## cedar
## reflex_core
module reflex_core (
    input wire clk,                   
    input wire rst_n,                 
    input wire signed [15:0] z_pos,   
    input wire signed [15:0] z_vel,   
    input wire signed [15:0] kp_gain,
    input wire signed [15:0] kd_gain,
    input wire signed [15:0] vel_threshold,  
    output reg signed [15:0] u_out,   
    output reg guardian_active        
);
export LEC_CHECK = 0
export CAP_MARGIN = 20
export CORE_MARGIN = 2
export CORE_UTILIZATION = 72
export CTS_CLUSTER_DIAMETER = 395
export PLACE_DENSITY = 0.36
export SETUP_SLACK_MARGIN = -0.39
export SLEW_MARGIN = 20
create_clock -name core_clock -period 6.47 [get_ports {clk}]
run.sh (not shown) runs the stock make flow with config.mk's settings and CLKGATE_MAP_FILE=.
Layout checks on cedar: not met. Flow itself completed; violations: negative setup slack.
[inputs] maple vs cedar
- removing PLACE_DENSITY (formerly 0.36)
- removing CTS_CLUSTER_DIAMETER (formerly 395)
- removing SETUP_SLACK_MARGIN (formerly -0.39)
- changing CORE_UTILIZATION from 72 to 40
- changing the clock period (ns, I/O delays scaled along) from 6.47 to 10.3
## What came out
Both conditions hold for maple: the flow ran to the end and the final layout passed the timing, design-rule and antenna checks. On flip-flop count, cedar tracks maple almost exactly. The post-route setup TNS number comes out higher for maple vs cedar. maple ended up with more standard cells than cedar. Comparing cedar and maple, the higher flip-flop and latch share of the layout cell area was measured on maple. maple: number of nets in the final layout about 9% below cedar. Across both runs, total number of placement rows was higher for maple than for cedar.

== try-yarrow ==
Starting RTL as in the previous note.
clock: 5.22 ns
lec_check: 0
abc_area: 1
cap_margin: 20
cell_pad_in_sites_detail_placement: 1
core_aspect_ratio: 1.05
core_margin: 3
core_utilization: 40
cts_cluster_size: 25
gpl_routability_driven: 0
slew_margin: 35
tns_end_percent: 65
global routing: try-yarrow exited with error
Changes in try-xenon relative to try-yarrow:
- CELL_PAD_IN_SITES_GLOBAL_PLACEMENT now 2, previously not set
- MAX_ROUTING_LAYER now met4, previously not set
- TNS_END_PERCENT now 100, was 65
- GPL_ROUTABILITY_DRIVEN now 1, was 0
- SETUP_SLACK_MARGIN now 0.97, previously not set
## What came out
- In try-xenon the implementation completed, yet the final layout does not meet the checks, the culprit being setup timing.
- On number of port buffers, try-xenon and try-yarrow are neck and neck.
- Sequential fraction of the synthesis area came out exactly the same in try-xenon and try-yarrow.
- Taking try-yarrow as the reference, in try-xenon area of the mapped netlist saw little to no change; post-detailed-placement half-perimeter wirelength lower.
- From try-yarrow to try-xenon, number of nets produced by synthesis did not move at all.
- try-xenon vs. try-yarrow: placement-stage worst setup slack shows an increase of 0.075 ns, adder-cell area share of the yosys netlist has remained practically unchanged.
- Diff try-xenon..try-yarrow | die area | unchanged
- Min number of buffers inserted to repair setup after CTS across try-xenon and try-yarrow: try-yarrow
- Re number of standard-cell rows in the floorplan: no difference whatsoever between try-yarrow and try-xenon.
- Area of the placeable core: try-xenon vs try-yarrow — no meaningful difference
Changes in try-zinc relative to try-xenon:
- changing SLEW_MARGIN from 35 to 20
- removing GPL_ROUTABILITY_DRIVEN (formerly 1)
- removing CORE_ASPECT_RATIO (formerly 1.05)
- removing MAX_ROUTING_LAYER (formerly met4)
- removing TNS_END_PERCENT (formerly 100)
- changing CORE_UTILIZATION from 40 to 72
- changing SETUP_SLACK_MARGIN from 0.97 to 1.85
- removing CTS_CLUSTER_SIZE (formerly 25)
- removing ABC_AREA (formerly 1)
- removing CELL_PAD_IN_SITES_DETAIL_PLACEMENT (formerly 1)
- changing CORE_MARGIN from 3 to 2
- removing CELL_PAD_IN_SITES_GLOBAL_PLACEMENT (formerly 2)
- changing the clock period (ns, I/O delays scaled along) from 5.22 to 6.32
Results
Tool error GRT-0232 stopped try-zinc during global routing; no final results.
try-zinc: count of instances resized after the clock tree is built about 37% below try-xenon
Against try-xenon, try-zinc comes in 0.45 points higher on xor/xnor share of the synthesized area.
Per-instance average area after synthesis ends up lower on try-xenon.
From try-xenon to try-zinc the numbers moved as follows: yosys-reported design area after synthesis went down 5.7%, half-perimeter wire length after placement shrank by 19000 µm, placer congestion estimate has increased, count of unique library cells instantiated by Yosys increased 36, height of the die lower.
try-xenon has higher synthesized cell count than try-zinc.
What try-willow does differently from try-zinc at the input level:
- swapping 72 for 40 in CORE_UTILIZATION
- clearing SETUP_SLACK_MARGIN, which used to be 1.85
- swapping 6.32 for 8.0 in the clock period (ns, I/O delays scaled along)
--- outcome ---
- try-willow finished every step from synthesis to the final layout, and the layout passed the timing, design-rule and antenna checks.
- Taking try-zinc as the reference point, the number of gates resized after CTS of try-willow falls by 602.
- Re synthesized area per cell: no difference whatsoever between try-willow and try-zinc.
- The run showing the greater initial standard-cell utilization of the core is try-zinc.
- Taking try-zinc as the reference, in try-willow count of flip-flops with a built-in enable after synthesis barely changed; total setup buffers inserted after CTS dropped 95; synthesized chip area reported by yosys barely changed; number of clock sinks seen by CTS barely changed.
- Synthesized cell count delta (try-zinc -> try-willow): insignificant
- On try-willow: die size is about 80% higher than what try-zinc gave.
- [diff] pre-CTS setup slack, try-willow relative to try-zinc: improvement
- try-willow vs try-zinc: instance count after placement with tap cells included up

north:
Starting RTL as in the previous note.
clock: 13.1 ns
lec_check: 0
cap_margin: 20
core_margin: 10
core_utilization: 71
slew_margin: 5
tns_end_percent: 30
Input-level comparison between south and north:
# north
export LEC_CHECK = 0
export CAP_MARGIN = 20
export CORE_MARGIN = 10
export CORE_UTILIZATION = 71
export SLEW_MARGIN = 5
export TNS_END_PERCENT = 30
create_clock -name core_clock -period 13.1 [get_ports {clk}]
# south
export LEC_CHECK = 0
export CAP_MARGIN = 20
export CORE_MARGIN = 2
export CORE_UTILIZATION = 64
export SETUP_SLACK_MARGIN = 1.44
export SLEW_MARGIN = 20
create_clock -name core_clock -period 5.43 [get_ports {clk}]
south: flow complete, layout not clean; failing: setup timing. south against north: overall routed net length went up by 15 mm, worst hold slack after final layout went down by 43 ps, global routing usage on met3 shows an increase of 1.8 points, post-route worst setup slack now smaller.
--- input diff south..east ---
# south
export LEC_CHECK = 0
export CAP_MARGIN = 20
export CORE_MARGIN = 2
export CORE_UTILIZATION = 64
export SETUP_SLACK_MARGIN = 1.44
export SLEW_MARGIN = 20
create_clock -name core_clock -period 5.43 [get_ports {clk}]
# east
export LEC_CHECK = 0
export CAP_MARGIN = 20
export CORE_MARGIN = 2
export CORE_UTILIZATION = 42
export SLEW_MARGIN = 20
create_clock -name core_clock -period 7.78 [get_ports {clk}]
Findings:
east finished all stages; the layout is clean. Higher least setup slack across all paths after layout was reported by east, not south. Going from south to east, global-route usage lower, required time of the critical path higher.
## Diff of input files: west against east
# east
export LEC_CHECK = 0
export CAP_MARGIN = 20
export CORE_MARGIN = 2
export CORE_UTILIZATION = 42
export SLEW_MARGIN = 20
create_clock -name core_clock -period 7.78 [get_ports {clk}]
# west
export LEC_CHECK = 0
export CAP_MARGIN = 20
export CORE_MARGIN = 2
export CORE_UTILIZATION = 66
export SLEW_MARGIN = 20
create_clock -name core_clock -period 6.32 [get_ports {clk}]
==> results <==
- What the final checks of west revealed, after a flow that finished every stage, was a layout that fails on setup timing.
- For west, the worst setup path startpoint was z_vel[6], unlike east, where it was z_vel[9].
- Summary of west over east: hold slack up 46 ps; final cell count down 2.0%; number of cells on the critical path down 2; worst path required time down 1470 ps; share of the clock period used by the worst path up 13 points.
- The run showing the smaller number of nets in the layout is east.
- [west] combined global-route utilization of all metal layers rose 16 points relative to east
Input changes introduced in middle (baseline for comparison: west):
# west
export LEC_CHECK = 0
export CAP_MARGIN = 20
export CORE_MARGIN = 2
export CORE_UTILIZATION = 66
export SLEW_MARGIN = 20
create_clock -name core_clock -period 6.32 [get_ports {clk}]
# middle
export LEC_CHECK = 0
export CAP_MARGIN = 20
export CORE_MARGIN = 2
export CORE_UTILIZATION = 71
export SETUP_SLACK_MARGIN = 1.87
export SLEW_MARGIN = 20
create_clock -name core_clock -period 6.32 [get_ports {clk}]
- middle: GRT-0232 in global routing -> run aborted
- In middle the core box area turned out about 7.5% lower than in west.
- Diff west -> middle: post-placement cell count lower, HPWL reported at the end of detailed placement higher.
- Re mux cell area share after synthesis: no difference whatsoever between middle and west.
- Diff west -> middle: weighted congestion reported at the end of routability-driven placement moved up, chip height moved down, overall chip area moved down, die span in x moved down.
- [diff] worst slack after detailed placement, middle relative to west: improvement
- middle -> west: number of cells produced by synthesis delta 0, exact match
- Number of distinct library cells after synthesis: west vs middle identical

## P
reflex_core again, from the RTL that the note above started with.
Settings: LEC_CHECK=0, ABC_AREA=0, CAP_MARGIN=0, CELL_PAD_IN_SITES_DETAIL_PLACEMENT=1, CORE_ASPECT_RATIO=0.68, CORE_MARGIN=9, CORE_UTILIZATION=62, CTS_CLUSTER_DIAMETER=108, GPL_ROUTABILITY_DRIVEN=1, GPL_TIMING_DRIVEN=0, MAX_ROUTING_LAYER=met4, MIN_ROUTING_LAYER=met2, PLACE_DENSITY=0.89, SETUP_SLACK_MARGIN=-0.39, SLEW_MARGIN=10, TNS_END_PERCENT=85; clock period 7.92 ns.
P is listed as incomplete: the tool reported an error in global routing and the run ended there.
Inputs modified between P and Q:
Settings: PLACE_DENSITY_LB_ADDON now 0.22, previously not set; CELL_PAD_IN_SITES_DETAIL_PLACEMENT no longer set, was 1; GPL_TIMING_DRIVEN no longer set, was 0; HOLD_SLACK_MARGIN now 0.15, previously not set; CORE_MARGIN now 10, was 9; CTS_CLUSTER_DIAMETER now 233, was 108; CAP_MARGIN now 20, was 0; GPL_ROUTABILITY_DRIVEN no longer set, was 1; PLACE_DENSITY no longer set, was 0.89; SLEW_MARGIN now 20, was 10; CORE_UTILIZATION now 34, was 62; CORE_ASPECT_RATIO now 1.78, was 0.68; TNS_END_PERCENT no longer set, was 85.
## What came out
- Q against P; standard cell area after detailed placement is up by a little under 10%.
- Max standard-cell row count across Q and P: Q
- Reported for Q and P, synthesized cell count turned out identical to the last digit.
- Taking P as the reference, in Q width of the chip -15%; starting density of the core moved down; final weighted congestion in routability-driven placement decreased 0.039; die outline height has increased; number of placed instances with taps included increased by 18% relative to the old numbers.
- Taking Q as 1.0, P lands at 0.56 on die area.
- Q -> stages 100% | layout checks FAIL | setup timing
The following lists how R was set up differently from Q:
Settings: MIN_ROUTING_LAYER now met1, was met2; CTS_CLUSTER_SIZE now 98, previously not set; CORE_ASPECT_RATIO now 1.31, was 1.78; CORE_UTILIZATION now 63, was 34; TNS_END_PERCENT now 35, previously not set; PLACE_DENSITY_LB_ADDON no longer set, was 0.22.
## What came out
- R: all stages done; final checks FAILED (setup timing).
- Summary of R over Q: cell area went down by 840 um2, arrival time reported for the critical path endpoint fell by 0.02 ns.
- Q and R ended up with nearly the same summed negative setup slack over all endpoints.
--- input diff R..S ---
Settings: TNS_END_PERCENT now 85, was 35; CORE_UTILIZATION now 62, was 63; PLACE_DENSITY now 0.89, previously not set; CORE_ASPECT_RATIO now 1.78, was 1.31; HOLD_SLACK_MARGIN no longer set, was 0.15; GPL_TIMING_DRIVEN now 0, previously not set; CELL_PAD_IN_SITES_DETAIL_PLACEMENT now 1, previously not set; CAP_MARGIN now 0, was 20; GPL_ROUTABILITY_DRIVEN now 1, previously not set; SLEW_MARGIN now 10, was 20; CTS_CLUSTER_SIZE no longer set, was 98; MIN_ROUTING_LAYER now met2, was met1.
[summary]
- global routing: S exited with error
- S vs. R: number of top-level design ports roughly the same, total die size picked up an extra 2.0%, number of setup buffers added after CTS grew by 7, area of the core shows an increase of 1.9%.
- Floorplan utilization, S and R, lower one = S.
- Post-place instance area: S vs R down 5.7%
- Compared with R, S shows a number of placement rows that is 18% higher.
diff inputs: S => T
Settings: CORE_ASPECT_RATIO no longer set, was 1.78; SLEW_MARGIN now 20, was 10; ABC_AREA no longer set, was 0; PLACE_DENSITY_LB_ADDON now 0.24, previously not set; CAP_MARGIN now 20, was 0; MAX_ROUTING_LAYER no longer set, was met4; GPL_TIMING_DRIVEN no longer set, was 0; MIN_ROUTING_LAYER no longer set, was met2; PLACE_DENSITY no longer set, was 0.89; TNS_END_PERCENT no longer set, was 85; CORE_UTILIZATION now 72, was 62; GPL_ROUTABILITY_DRIVEN no longer set, was 1; CORE_MARGIN now 2, was 10; CELL_PAD_IN_SITES_DETAIL_PLACEMENT no longer set, was 1; CTS_CLUSTER_DIAMETER no longer set, was 233; the clock period (ns, I/O delays scaled along) now 6.47, was 7.92.
## What came out
- Although it ran to completion, T produced a layout that fails the final checks because of setup timing.
- The final reports for T and S show worst setup timing slack at the placement stage higher in the former.
- T vs S: final weighted congestion of routability-driven global placement down
- Number of buffers inserted to repair setup after CTS: T vs S up 37
- Die area went down by more than a quarter going from S to T.
- From T to S, sequential fraction of the synthesis area did not move at all.
- When the final numbers for S and T were put side by side, the core utilization at floorplan turned out to be smaller in S.
- Comparing T against S, there is no change at all in count of distinct cell types in the synthesized netlist.
